## my_top_architecture
module my_top_architecture (
    input clock,
    input resetn,
    input tunning,  
    input mode_switch,  
    input increment_button,  
    output wire [47:0] segment_out
);
Size: about 2600 cells after synthesis, about 170 flip-flops, roughly 53 I/O pins, roughly 17000 µm² of cells after synthesis.
export LEC_CHECK = 0
export ABC_AREA = 1
export CAP_MARGIN = 20
export CORE_MARGIN = 2
export CORE_UTILIZATION = 72
export GPL_ROUTABILITY_DRIVEN = 1
export MAX_ROUTING_LAYER = met5
export MIN_ROUTING_LAYER = met1
export PLACE_DENSITY_LB_ADDON = 0.2
export SETUP_SLACK_MARGIN = 0.49
export SLEW_MARGIN = 40
create_clock -name core_clock -period 12.6 [get_ports {clock}]
run.sh (not shown) runs the stock make flow with config.mk's settings and CLKGATE_MAP_FILE=.
The first run completed with no timing, DRC or antenna violations.
==> next run, changes <==
CORE_UTILIZATION = 65   (was 72)
CTS_CLUSTER_SIZE = 72   (was not set)
PLACE_DENSITY_LB_ADDON = 0.05   (was 0.2)
SETUP_SLACK_MARGIN = -0.62   (was 0.49)
SLEW_MARGIN = 5   (was 40)
clock period = 10.7 ns   (was 12.6 ns; I/O delays follow)
The new run reached the layout checks and failed them: negative setup slack.
Design area rose by 9.9%.
Routed wire length rose by 1.7%.
Hold slack got worse by 48 ps.
Synthesized area does not change.
==> next run, changes <==
CORE_UTILIZATION = 72   (was 65)
PLACE_DENSITY = 0.66   (was not set)
PLACE_DENSITY_LB_ADDON = not set   (was 0.05)
clock period = 11.3 ns   (was 10.7 ns; I/O delays follow)
=>
- The changed run produced a layout that fails on negative setup slack
- die area drops by roughly a tenth
- critical path depth drops by 6
- area after synthesis stays the same
- register-to-register slack gets better by 600 ps
- wire length drops by roughly a tenth
- worst hold slack is about the same
- global-route usage climbs by 2.7 points
- sequential share of layout area climbs by 2.1 points
- count of clock-buffer cells in the layout does not change
- via count drops by a few percent

---

## v23
Starting RTL as in the previous note.
==> flow/design.v (excerpt) <==
module my_top_architecture (
    input clock,
    input resetn,
    input tunning,  
    input mode_switch,  
    input increment_button,  
    output wire [47:0] segment_out
);
wire [31:0] main_counter;
wire [31:0] seconds_counter;
wire [31:0] minutes_counter;
wire [31:0] hours_counter;
wire enable_seconds_counter;
wire enable_minutes_counter;
wire enable_hours_counter;
wire increment_signal;  
edge_detector edge_detector_inst (
    .clock(clock),
    .resetn(resetn),
    .increment_button(increment_button),
    .tunning(tunning),
    .increment_signal(increment_signal)
);
my_counter #(
    .counter_size(31),
    .counter_limit(32'd999)  
) main_counter_inst (
    .clock(clock),
    .resetn(resetn),
    .enable(1'b1),  
    .counter(main_counter)
);
my_signal_pulse #(
    .signal_period_one(32'd999)  
) my_signal_pulse_inst (
    .clock(clock),
    .resetn(resetn),
    .counter(main_counter),
    .signal_gen(enable_seconds_counter)  
);
my_counter #(
    .counter_size(31),
    .counter_limit(32'd59)  
) seconds_counter_inst (
    .clock(clock),
    .resetn(resetn),
    .enable(enable_seconds_counter && !tunning),  
    .counter(seconds_counter)
);
assign enable_minutes_counter = (enable_seconds_counter && (seconds_counter == 32'd59) && !tunning);
my_counter #(
    .counter_size(31),
    .counter_limit(32'd59)
) minutes_counter_inst (
    .clock(clock),
    .resetn(resetn),
    .enable(enable_minutes_counter || (increment_signal && mode_switch)),  
    .counter(minutes_counter)
);
assign enable_hours_counter = (enable_minutes_counter && (minutes_counter == 32'd59) && !tunning);
my_counter #(
    .counter_size(31),
    .counter_limit(32'd23)  
) hours_counter_inst (
    .clock(clock),
    .resetn(resetn),
    .enable(enable_hours_counter || (increment_signal && !mode_switch)),  
    .counter(hours_counter)
);
my_decoder my_decoder_inst (
    .clock(clock),
    .resetn(resetn),
    .seconds_in(seconds_counter),
    .minutes_in(minutes_counter),
    .hours_in(hours_counter),
    .segment_out(segment_out)
);
endmodule
==> flow/config.mk <==
export PLATFORM = sky130hd
export DESIGN_NAME = my_top_architecture
export DESIGN_NICKNAME = my_top_architecture
export VERILOG_FILES = /design/flow/design.v
export SDC_FILE = /design/flow/constraint.sdc
export NUM_CORES = 4
export LEC_CHECK = 0
export ABC_AREA = 0
export CAP_MARGIN = 5
export CORE_ASPECT_RATIO = 0.73
export CORE_MARGIN = 2
export CORE_UTILIZATION = 72
export CTS_CLUSTER_DIAMETER = 197
export CTS_CLUSTER_SIZE = 80
export GPL_ROUTABILITY_DRIVEN = 1
export MAX_ROUTING_LAYER = met5
export MIN_ROUTING_LAYER = met1
export PLACE_DENSITY_LB_ADDON = 0.01
export SETUP_SLACK_MARGIN = 0.96
export SLEW_MARGIN = 5
==> flow/constraint.sdc <==
create_clock -name core_clock -period 3.32 [get_ports {clock}]
set_input_delay 0.6640 -clock core_clock [delete_from_list [all_inputs] [get_ports {clock}]]
set_output_delay 0.6640 -clock core_clock [all_outputs]
set_load 0.01 [all_outputs]
v23 terminated abnormally: 3_5_place_dp reported DPL-0033.
Relative to v23, the following input files were edited for v55:
# v23
export LEC_CHECK = 0
export ABC_AREA = 0
export CAP_MARGIN = 5
export CORE_ASPECT_RATIO = 0.73
export CORE_MARGIN = 2
export CORE_UTILIZATION = 72
export CTS_CLUSTER_DIAMETER = 197
export CTS_CLUSTER_SIZE = 80
export GPL_ROUTABILITY_DRIVEN = 1
export MAX_ROUTING_LAYER = met5
export MIN_ROUTING_LAYER = met1
export PLACE_DENSITY_LB_ADDON = 0.01
export SETUP_SLACK_MARGIN = 0.96
export SLEW_MARGIN = 5
create_clock -name core_clock -period 3.32 [get_ports {clock}]
# v55
export LEC_CHECK = 0
export ABC_AREA = 1
export CAP_MARGIN = 20
export CORE_MARGIN = 2
export CORE_UTILIZATION = 72
export CTS_CLUSTER_SIZE = 73
export GPL_ROUTABILITY_DRIVEN = 1
export MAX_ROUTING_LAYER = met5
export MIN_ROUTING_LAYER = met1
export PLACE_DENSITY_LB_ADDON = 0.05
export SETUP_SLACK_MARGIN = -0.51
export SLEW_MARGIN = 5
create_clock -name core_clock -period 10.7 [get_ports {clock}]
Results
v55 did not run to completion, as it errored out during 5_1_grt. v23 and v55 ended up with roughly the same die height. Against v23, synthesized area in v55 fell by more than a quarter. Lower xor-xnor portion of the synthesized cell area goes to v55 over v23. Higher register area share after synthesis was reported by v55, not v23. Area figure in the yosys stat output, v55 and v23: higher on v23. Diff v23 -> v55 | aoi/oai-family share of the synthesized area | decrease of 27 points.
[inputs] v38 vs v55
# v55
export LEC_CHECK = 0
export ABC_AREA = 1
export CAP_MARGIN = 20
export CORE_MARGIN = 2
export CORE_UTILIZATION = 72
export CTS_CLUSTER_SIZE = 73
export GPL_ROUTABILITY_DRIVEN = 1
export MAX_ROUTING_LAYER = met5
export MIN_ROUTING_LAYER = met1
export PLACE_DENSITY_LB_ADDON = 0.05
export SETUP_SLACK_MARGIN = -0.51
export SLEW_MARGIN = 5
create_clock -name core_clock -period 10.7 [get_ports {clock}]
# v38
export LEC_CHECK = 0
export ABC_AREA = 1
export CAP_MARGIN = 20
export CORE_MARGIN = 2
export CORE_UTILIZATION = 59
export GPL_ROUTABILITY_DRIVEN = 1
export MAX_ROUTING_LAYER = met5
export MIN_ROUTING_LAYER = met1
export PLACE_DENSITY_LB_ADDON = 0.05
export SETUP_SLACK_MARGIN = 0.49
export SLEW_MARGIN = 40
create_clock -name core_clock -period 10.7 [get_ports {clock}]
[summary]
- The runs compared here, v55 and v38, all ended either early or with open violations.
- What the final checks of v38 revealed, after a flow that finished every stage, was a layout that fails on negative setup slack.
- As the logs show, v55 stopped at 5_1_grt after a tool error, so it never reached the end of the flow.
- Post-CTS repair timing setup buffer count in v38 vs v55: up 108
- The higher worst slack after detailed placement came out of v38.
- Between v55 and v38, the average instance area after synthesis does not differ in any meaningful way.
- Post-DP HPWL: lower on v38
- Vertical extent of the die: v38 > v55
- Per the comparison of v38 with v55, total instance count after detailed placement went up 2.6%; initial cell density of the core went down 13 points; die area went up 5300 um^2; number of distinct standard cells referenced by the synthesized netlist held.
Changes in v33 relative to v38:
# v38
export LEC_CHECK = 0
export ABC_AREA = 1
export CAP_MARGIN = 20
export CORE_MARGIN = 2
export CORE_UTILIZATION = 59
export GPL_ROUTABILITY_DRIVEN = 1
export MAX_ROUTING_LAYER = met5
export MIN_ROUTING_LAYER = met1
export PLACE_DENSITY_LB_ADDON = 0.05
export SETUP_SLACK_MARGIN = 0.49
export SLEW_MARGIN = 40
create_clock -name core_clock -period 10.7 [get_ports {clock}]
# v33
export LEC_CHECK = 0
export ABC_AREA = 1
export CAP_MARGIN = 35
export CORE_ASPECT_RATIO = 0.5
export CORE_MARGIN = 6
export CORE_UTILIZATION = 38
export CTS_CLUSTER_DIAMETER = 387
export CTS_CLUSTER_SIZE = 93
export GPL_ROUTABILITY_DRIVEN = 0
export HOLD_SLACK_MARGIN = 0.3
export MAX_ROUTING_LAYER = met5
export MIN_ROUTING_LAYER = met1
export PLACE_DENSITY_LB_ADDON = 0.05
export SETUP_SLACK_MARGIN = -0.95
export SLEW_MARGIN = 5
export TNS_END_PERCENT = 15
create_clock -name core_clock -period 10.7 [get_ports {clock}]
[summary]
- Core area: v33 > v38
- Worst hold slack (higher): v38
- Looking only at data required time of the critical path, and setting everything else aside, the higher value of v38 and v33 goes to v33.
- Compared to v38, the router laid down less metal wire for v33.
- v33 against v38: starting utilization of the core area decreased by 21 points relative to the old numbers, number of multi-input combinational cells closely matched the old numbers.
- v38 -> v33: met1 wire length increased by a few percent
- Summary of v33 over v38: setup slack at placement climbed 320 ps; aggregate negative setup slack grew by 26,760 ps.
- Nothing crashed in v33 and all stages finished; the problem is that the final layout failed, the offending checks being negative setup slack.
